== run A ==
Design catTrap, start of the top module:
module catTrap(Clk, Reset, Down_b, hCount, vCount, rgb, bright, Block_col, Block_row);
Size in the first run: ~2,500 cells after synthesis.
make LEC_CHECK=0 CAP_MARGIN=40 CELL_PAD_IN_SITES_DETAIL_PLACEMENT=0 CORE_MARGIN=2 CORE_UTILIZATION=39 CTS_CLUSTER_DIAMETER=67 CTS_CLUSTER_SIZE=37 HOLD_SLACK_MARGIN=0.07 MIN_ROUTING_LAYER=met1 PLACE_DENSITY_LB_ADDON=0.04 SLEW_MARGIN=20 finish   # period 6.8 ns
run.sh (not shown) runs the stock make flow with config.mk's settings and CLKGATE_MAP_FILE=.
Run A completed end to end; final checks failed (negative setup slack).
diff inputs: run A => run B
Settings: changing CAP_MARGIN from 40 to 20; removing HOLD_SLACK_MARGIN (formerly 0.07); removing MIN_ROUTING_LAYER (formerly met1); removing PLACE_DENSITY_LB_ADDON (formerly 0.04); removing CELL_PAD_IN_SITES_DETAIL_PLACEMENT (formerly 0); changing CORE_UTILIZATION from 39 to 30; removing CTS_CLUSTER_SIZE (formerly 37); removing CTS_CLUSTER_DIAMETER (formerly 67); changing the clock period (ns, I/O delays scaled along) from 6.8 to 10.0.
[summary]
Layout checks on run A: not met. Flow itself completed; violations: negative setup slack. Run B was carried through to the last stage, and its layout satisfied the timing, design-rule and antenna checks. Delta (run B minus run A): final critical-path share of the clock period lost 15 points; clock buffer count in the final layout has increased; maximum cell stage delay along the critical path grew by 300 ps. Run B against run A: clock network area share now larger; number of rows in the core area now larger.
What run C does differently from run B at the input level:
Settings: an added CTS_CLUSTER_SIZE of 94; an added CTS_CLUSTER_DIAMETER of 331; an added PLACE_DENSITY of 0.78.
- Both conditions hold for run C: the flow ran to the end and the final layout passed the timing, design-rule and antenna checks.
- Run B reached the end of the flow, and the finished layout is clean on the timing, design-rule and antenna checks.
- Between run B and run C, the clock insertion delay at the later pin of the skew report does not differ in any meaningful way.
- Measured against run B, the largest net degree at the start of global routing of run C comes out at 1.13 times the reference value.
- Run C and run B ended up with nearly the same sequential share of layout area.
- On post-route core utilization, run C and run B are neck and neck.
Setup changes, run C to run D
Settings: CTS_CLUSTER_DIAMETER removed (was 331); CTS_CLUSTER_SIZE removed (was 94); TNS_END_PERCENT newly set to 5; ABC_AREA newly set to 1; CORE_UTILIZATION changed from 30 to 66; PLACE_DENSITY removed (was 0.78); the clock period (ns, I/O delays scaled along) changed from 10.0 to 4.13.
Findings:
In the flow results for run D and run C, the half-perimeter wire length after detailed placement is larger on run D. Total setup buffers inserted after CTS, run D and run C: smaller value in run C. The flow ended early for run D: it failed with a tool error in global routing (5_1_grt). When run D is set beside run C, its share of cell area taken by muxes after synthesis turns out to be 1.2 points smaller.

* * *

Setup of build 58:
catTrap again, from the RTL that the note above started with.
make LEC_CHECK=0 ABC_AREA=1 CAP_MARGIN=20 CORE_ASPECT_RATIO=0.5 CORE_MARGIN=2 CORE_UTILIZATION=72 CTS_CLUSTER_DIAMETER=262 CTS_CLUSTER_SIZE=98 PLACE_DENSITY=0.39 SLEW_MARGIN=20 TNS_END_PERCENT=10 finish   # period 5.57 ns
What ended build 58 was a tool error in global routing (5_1_grt); the run never finished.
For build 42, these inputs were changed with respect to build 58:
# build 58
export LEC_CHECK = 0
export ABC_AREA = 1
export CAP_MARGIN = 20
export CORE_ASPECT_RATIO = 0.5
export CORE_MARGIN = 2
export CORE_UTILIZATION = 72
export CTS_CLUSTER_DIAMETER = 262
export CTS_CLUSTER_SIZE = 98
export PLACE_DENSITY = 0.39
export SLEW_MARGIN = 20
export TNS_END_PERCENT = 10
create_clock -name core_clock -period 5.57 [get_ports {Clk}]
# build 42
export LEC_CHECK = 0
export CAP_MARGIN = 20
export CORE_MARGIN = 2
export CORE_UTILIZATION = 30
export SLEW_MARGIN = 20
create_clock -name core_clock -period 9.63 [get_ports {Clk}]
--- outcome ---
Build 58 did not finish; a tool error ended it in global routing (5_1_grt).
No stage failed in build 42, and the final checks on the layout all came back clean.
As far as number of H-tree levels goes, build 58 and build 42 are indistinguishable; the numbers are identical.
As of build 42, area enclosed by the die boundary had risen by more than 100% compared to build 58.
Cmp build 42 vs build 58: synthesized instance count lower in build 42
Higher number of cell instances after yosys synthesis among build 42 and build 58: build 58
Input-level comparison between build 82 and build 42:
# build 42
export LEC_CHECK = 0
export CAP_MARGIN = 20
export CORE_MARGIN = 2
export CORE_UTILIZATION = 30
export SLEW_MARGIN = 20
create_clock -name core_clock -period 9.63 [get_ports {Clk}]
# build 82
export LEC_CHECK = 0
export CAP_MARGIN = 20
export CORE_MARGIN = 2
export CORE_UTILIZATION = 51
export CTS_CLUSTER_SIZE = 99
export SLEW_MARGIN = 20
create_clock -name core_clock -period 7.01 [get_ports {Clk}]
## What came out
To summarise build 82: no stage aborted, but the layout did not pass its checks, failing on negative setup slack. Build 42 | status: complete | timing, DRC, antenna: pass. Build 82 against build 42: number of endpoints with negative hold slack in the final report stayed essentially flat, global-route wire length before repair grew by 5.6%, sequential share of layout area lower, relative max-transition margin lost 1.1 points. Total core area, build 82 and build 42, higher one = build 42. Relative to build 42, area growth from synthesis to layout has increased by 24 points in build 82. Measured against each other, build 82 and build 42 differ in detailed-route wire length on metal 1, the higher figure coming from build 42. Build 82 against build 42; detailed placer's ending HPWL is up slightly.
Input changes introduced in build 97 (baseline for comparison: build 82):
# build 82
export LEC_CHECK = 0
export CAP_MARGIN = 20
export CORE_MARGIN = 2
export CORE_UTILIZATION = 51
export CTS_CLUSTER_SIZE = 99
export SLEW_MARGIN = 20
create_clock -name core_clock -period 7.01 [get_ports {Clk}]
# build 97
export LEC_CHECK = 0
export CAP_MARGIN = 20
export CORE_ASPECT_RATIO = 1.3
export CORE_MARGIN = 2
export CORE_UTILIZATION = 59
export CTS_CLUSTER_DIAMETER = 296
export SLEW_MARGIN = 15
create_clock -name core_clock -period 10.0 [get_ports {Clk}]
Notes after the runs:
- global routing (5_1_grt): build 97 exited with error
- Looking at number of cells upsized or downsized after cts across build 97 and build 82, the one that comes out higher is build 82.
- Diff build 82..build 97 | total clock sinks | unchanged
- Build 97 reports a higher initial cell density of the core than build 82 does.
- Re area fraction in compound gates: no difference whatsoever between build 97 and build 82.
Input-level comparison between build 9 and build 97:
# build 97
export LEC_CHECK = 0
export CAP_MARGIN = 20
export CORE_ASPECT_RATIO = 1.3
export CORE_MARGIN = 2
export CORE_UTILIZATION = 59
export CTS_CLUSTER_DIAMETER = 296
export SLEW_MARGIN = 15
create_clock -name core_clock -period 10.0 [get_ports {Clk}]
# build 9
export LEC_CHECK = 0
export ABC_AREA = 1
export CAP_MARGIN = 20
export CORE_MARGIN = 2
export CORE_UTILIZATION = 72
export SLEW_MARGIN = 20
export TNS_END_PERCENT = 100
create_clock -name core_clock -period 6.2 [get_ports {Clk}]
Build 9 is listed as incomplete: the tool reported an error in clock tree synthesis (4_1_cts) and the run ended there.
Synthesized area, build 9 vs build 97: up by a few percent
Per the comparison of build 9 with build 97, count of placed standard cells including taps up 1,079; row count down about 20%.
Against build 97, synthesized cell count in build 9 rose by more than a quarter.
In the flow results for build 97 and build 9, the area figure in the yosys stat output is smaller on build 97.
Looking at total cell area at the placement stage across build 97 and build 9, the one that comes out lower is build 97.
Modified inputs, build 23 compared to build 9
# build 9
export LEC_CHECK = 0
export ABC_AREA = 1
export CAP_MARGIN = 20
export CORE_MARGIN = 2
export CORE_UTILIZATION = 72
export SLEW_MARGIN = 20
export TNS_END_PERCENT = 100
create_clock -name core_clock -period 6.2 [get_ports {Clk}]
# build 23
export LEC_CHECK = 0
export ABC_AREA = 1
export CAP_MARGIN = 20
export CORE_MARGIN = 2
export CORE_UTILIZATION = 72
export CTS_CLUSTER_DIAMETER = 262
export CTS_CLUSTER_SIZE = 98
export PLACE_DENSITY = 0.39
export SETUP_SLACK_MARGIN = 1.64
export SLEW_MARGIN = 20
export TNS_END_PERCENT = 10
create_clock -name core_clock -period 5.57 [get_ports {Clk}]
Notes after the runs:
Cell count after placement in build 23 vs build 9: up 64
As far as post-synthesis chip area from yosys goes, build 23 and build 9 are indistinguishable; the numbers are identical.
Of the runs build 23 and build 9, none of them finished clean.
The flow ended early for build 23: it failed with a tool error in global routing (5_1_grt).
Delta (build 23 minus build 9): synthesized cell count did not really move, synthesized area did not really move.
Die height essentially unchanged between build 9 and build 23.
Diff build 9 -> build 23: placement-stage worst setup slack has decreased, die area has remained practically unchanged.
Summary: with build 9 as the reference, instance area at placement in build 23 moved up slightly.
Row HPWL after detailed placement: build 23 higher / build 9 lower

* * *

Setup of v51:
catTrap again, from the RTL that the note above started with.
clock: 6.8 ns
lec_check: 0
cap_margin: 40
cell_pad_in_sites_detail_placement: 0
core_margin: 2
core_utilization: 52
cts_cluster_diameter: 67
cts_cluster_size: 37
hold_slack_margin: 0.07
min_routing_layer: met1
slew_margin: 20
tns_end_percent: 5
v51 ran in full, but the layout does not pass; the checks complain about negative setup slack.
Input-level comparison between v50 and v51:
--- a/flow/config.mk
+++ b/flow/config.mk
@@ -6,12 +6,13 @@
 export NUM_CORES = 4
 export LEC_CHECK = 0
+export ABC_AREA = 1
 export CAP_MARGIN = 40
 export CELL_PAD_IN_SITES_DETAIL_PLACEMENT = 0
 export CORE_MARGIN = 2
-export CORE_UTILIZATION = 52
+export CORE_UTILIZATION = 39
 export CTS_CLUSTER_DIAMETER = 67
 export CTS_CLUSTER_SIZE = 37
 export HOLD_SLACK_MARGIN = 0.07
 export MIN_ROUTING_LAYER = met1
+export PLACE_DENSITY_LB_ADDON = 0.04
 export SLEW_MARGIN = 20
-export TNS_END_PERCENT = 5
## What came out
- v50 finished all stages; however, its layout fails the closing checks, the failures being negative setup slack.
- Delta (v50 minus v51): final hold slack went down by 0.027 ns; final number of setup-violating endpoints went up by 6.5%; overall fraction of global-route tracks in use went down by 14 points; clock skew went up by 0.0030 ns.
> inputs changed (v50 -> v26)
--- a/flow/config.mk
+++ b/flow/config.mk
@@ -6,13 +6,13 @@
 export NUM_CORES = 4
 export LEC_CHECK = 0
-export ABC_AREA = 1
 export CAP_MARGIN = 40
 export CELL_PAD_IN_SITES_DETAIL_PLACEMENT = 0
 export CORE_MARGIN = 2
-export CORE_UTILIZATION = 39
+export CORE_UTILIZATION = 65
 export CTS_CLUSTER_DIAMETER = 67
 export CTS_CLUSTER_SIZE = 37
-export HOLD_SLACK_MARGIN = 0.07
+export HOLD_SLACK_MARGIN = -0.09
 export MIN_ROUTING_LAYER = met1
-export PLACE_DENSITY_LB_ADDON = 0.04
+export PLACE_DENSITY = 0.6
 export SLEW_MARGIN = 20
+export TNS_END_PERCENT = 5
==> results <==
Not one of v26 and v50 finished clean. v50: complete, dirty (negative setup slack). v26 vs v50, width of the die went down by 51 um. Simple logic cell fraction of the synthesized area ended up 10 points lower on v26 than on v50. v26 ended with less area after synthesis than v50. [compare] base=v50 new=v26: core region area has decreased, synthesized netlist net count went down, adder-cell share of the synthesized area increased by 0.32 points relative to the old numbers, parity-gate share of the synthesized area counting xor and xnor cells went up 1.6 points, sequential cell area fraction in the yosys report higher. When v26 is measured against v50, its number of cells in Yosys stat turns out 728 lower. v26 — chip footprint 0.019 sq mm lower, v50 as reference. Between v26 and v50, the cell count after synthesis is lower for v26.

* * *

Starting RTL as in the previous note.
## catTrap
module catTrap(Clk, Reset, Down_b, hCount, vCount, rgb, bright, Block_col, Block_row);
	input	Clk, Reset, Down_b;
	input [7:0] Block_col, Block_row;
	reg btn_flag;
	integer i, j;
	reg [6:0] state;
	input [9:0] hCount, vCount;
	reg [83:0] board_map;    
	output reg [11:0] rgb;
	input bright;
	reg [1:0] cat_flag;
	reg [2:0] block_col;
  reg [2:0] block_row;
	reg [2:0] cat_col;
	reg [2:0] cat_row;
	localparam
		START =    7'b1000000,
		PLAY =   7'b0100000,
		GAMEOVER =   7'b0010000,
		GAMEWIN =  7'b0001000,
	WHITE = 12'b1111_1111_1111;
	parameter GRAY = 12'b1010_1010_1010;
	parameter BLACK = 12'b0000_0000_0000;
	parameter RED = 12'b1111_0000_0000;
	parameter ORANGE = 12'b1111_1000_0000;
	parameter GREEN = 12'b0000_1111_0000;
	wire [11:0] color [0:3];
	wire inbound;
	wire box00, box01, box02, box03, box04, box05, box06;
	wire box10, box11, box12, box13, box14, box15, box16;
	wire box20, box21, box22, box23, box24, box25, box26;
	wire box30, box31, box32, box33, box34, box35, box36;
	wire box40, box41, box42, box43, box44, box45, box46;
	wire box50, box51, box52, box53, box54, box55, box56;
	assign color[0] = WHITE;
	assign color[1] = GRAY;
	assign color[2] = ORANGE;
	assign color[3] = BLACK;
	always@ (*)
	begin
    	if(~bright )	 
			rgb = BLACK;
		else if (inbound)
		begin
			if(box00)
				rgb = color[board_map[70 +: 2]];
			else if (box01)
				rgb = color[board_map[72 +: 2]];
			else if (box02)
				rgb = color[board_map[74 +: 2]];
			else if (box03)
				rgb = color[board_map[76 +: 2]];
			else if (box04)
				rgb = color[board_map[78 +: 2]];
			else if (box05)
				rgb = color[board_map[80 +: 2]];
			else if (box06)
				rgb = color[board_map[82 +: 2]];
			else if (box10)
				rgb = color[board_map[56 +: 2]];
			else if (box11)
				rgb = color[board_map[58 +: 2]];
			else if (box12)
				rgb = color[board_map[60 +: 2]];
			else if (box13)
				rgb = color[board_map[62 +: 2]];
			else if (box14)
				rgb = color[board_map[64 +: 2]];
			else if (box15)
				rgb = color[board_map[66 +: 2]];
			else if (box16)
				rgb = color[board_map[68 +: 2]];
			else if (box20)
  ...
Settings: LEC_CHECK=0, ABC_AREA=1, CAP_MARGIN=20, CORE_MARGIN=2, CORE_UTILIZATION=70, PLACE_DENSITY_LB_ADDON=0.01, SLEW_MARGIN=20; clock period 5.18 ns.
The baseline ended with an error in clock tree synthesis.
Edit:
- ABC_AREA: 1 -> not set
- CORE_UTILIZATION: 70 -> 58
- PLACE_DENSITY_LB_ADDON: 0.01 -> not set
- clock period: 5.18 -> 5.44 ns (I/O delays scaled with it)
Now the flow never finished: it broke off in global routing on GRT-0232.
Area after synthesis drops by 4.4%.
Die size climbs by about 15%.
Synthesized cell count drops by 22%.

* * *

job 8682:
Starting RTL as in the previous note.
==> flow/config.mk <==
export PLATFORM = sky130hd
export DESIGN_NAME = catTrap
export DESIGN_NICKNAME = catTrap
export VERILOG_FILES = /design/flow/design.v
export SDC_FILE = /design/flow/constraint.sdc
export NUM_CORES = 4
export LEC_CHECK = 0
export ABC_AREA = 1
export CAP_MARGIN = 20
export CORE_MARGIN = 2
export CORE_UTILIZATION = 34
export CTS_CLUSTER_DIAMETER = 156
export CTS_CLUSTER_SIZE = 90
export SLEW_MARGIN = 20
==> flow/constraint.sdc <==
create_clock -name core_clock -period 10.0 [get_ports {Clk}]
set_input_delay 2.0000 -clock core_clock [delete_from_list [all_inputs] [get_ports {Clk}]]
set_output_delay 2.0000 -clock core_clock [all_outputs]
set_load 0.01 [all_outputs]
#### Input delta (job 7978 over job 8682)
# job 8682
export LEC_CHECK = 0
export ABC_AREA = 1
export CAP_MARGIN = 20
export CORE_MARGIN = 2
export CORE_UTILIZATION = 34
export CTS_CLUSTER_DIAMETER = 156
export CTS_CLUSTER_SIZE = 90
export SLEW_MARGIN = 20
create_clock -name core_clock -period 10.0 [get_ports {Clk}]
# job 7978
export LEC_CHECK = 0
export CAP_MARGIN = 0
export CELL_PAD_IN_SITES_GLOBAL_PLACEMENT = 2
export CORE_MARGIN = 2
export CORE_UTILIZATION = 30
export CTS_CLUSTER_SIZE = 15
export SLEW_MARGIN = 20
export TNS_END_PERCENT = 90
create_clock -name core_clock -period 10.0 [get_ports {Clk}]
==> comparison <==
Against job 8682, job 7978 comes in 0.02 ns higher on clock transition time at the flip-flop clock pins of the worst setup and hold paths.
Of job 8682 and job 7978, job 8682 shows the higher met3 usage in global routing, with job 7978 below it.
[job 7978 vs job 8682] overall global routing resource usage: higher in job 7978
Job 7978 reached the final stage; the timing, design-rule and antenna checks on its layout passed.
Lower worst hold slack among job 8682 and job 7978: job 8682
Looking at main logic family after synthesis, the AND-OR/OR-AND gates result is from job 7978; the simple AND/OR/NAND/NOR gates one comes from job 8682.
| share of cell area taken by flip-flops and latches | higher: job 7978 |
Compared job 7978 vs job 8682, and combined area of all synthesized cells is down in job 7978.
[inputs] job 3801 vs job 7978
# job 7978
export LEC_CHECK = 0
export CAP_MARGIN = 0
export CELL_PAD_IN_SITES_GLOBAL_PLACEMENT = 2
export CORE_MARGIN = 2
export CORE_UTILIZATION = 30
export CTS_CLUSTER_SIZE = 15
export SLEW_MARGIN = 20
export TNS_END_PERCENT = 90
create_clock -name core_clock -period 10.0 [get_ports {Clk}]
# job 3801
export LEC_CHECK = 0
export CAP_MARGIN = 0
export CELL_PAD_IN_SITES_GLOBAL_PLACEMENT = 2
export CORE_MARGIN = 2
export CORE_UTILIZATION = 65
export CTS_CLUSTER_SIZE = 98
export GPL_ROUTABILITY_DRIVEN = 1
export SETUP_SLACK_MARGIN = 1.14
export SLEW_MARGIN = 20
export TNS_END_PERCENT = 90
create_clock -name core_clock -period 10.0 [get_ports {Clk}]
==> results <==
- Job 3801 never completed, since it errored out during global placement without I/O.
- Job 7978 -> job 3801: mux share of post-synthesis cell area flat
- Per the comparison of job 3801 with job 7978, die boundary width shows a reduction of about 30%, number of register bits inferred by synthesis saw little to no change.
- Vertical die size, job 3801 vs job 7978: down by more than a quarter
- NOTE die size job 7978->job 3801 decreased by more than half
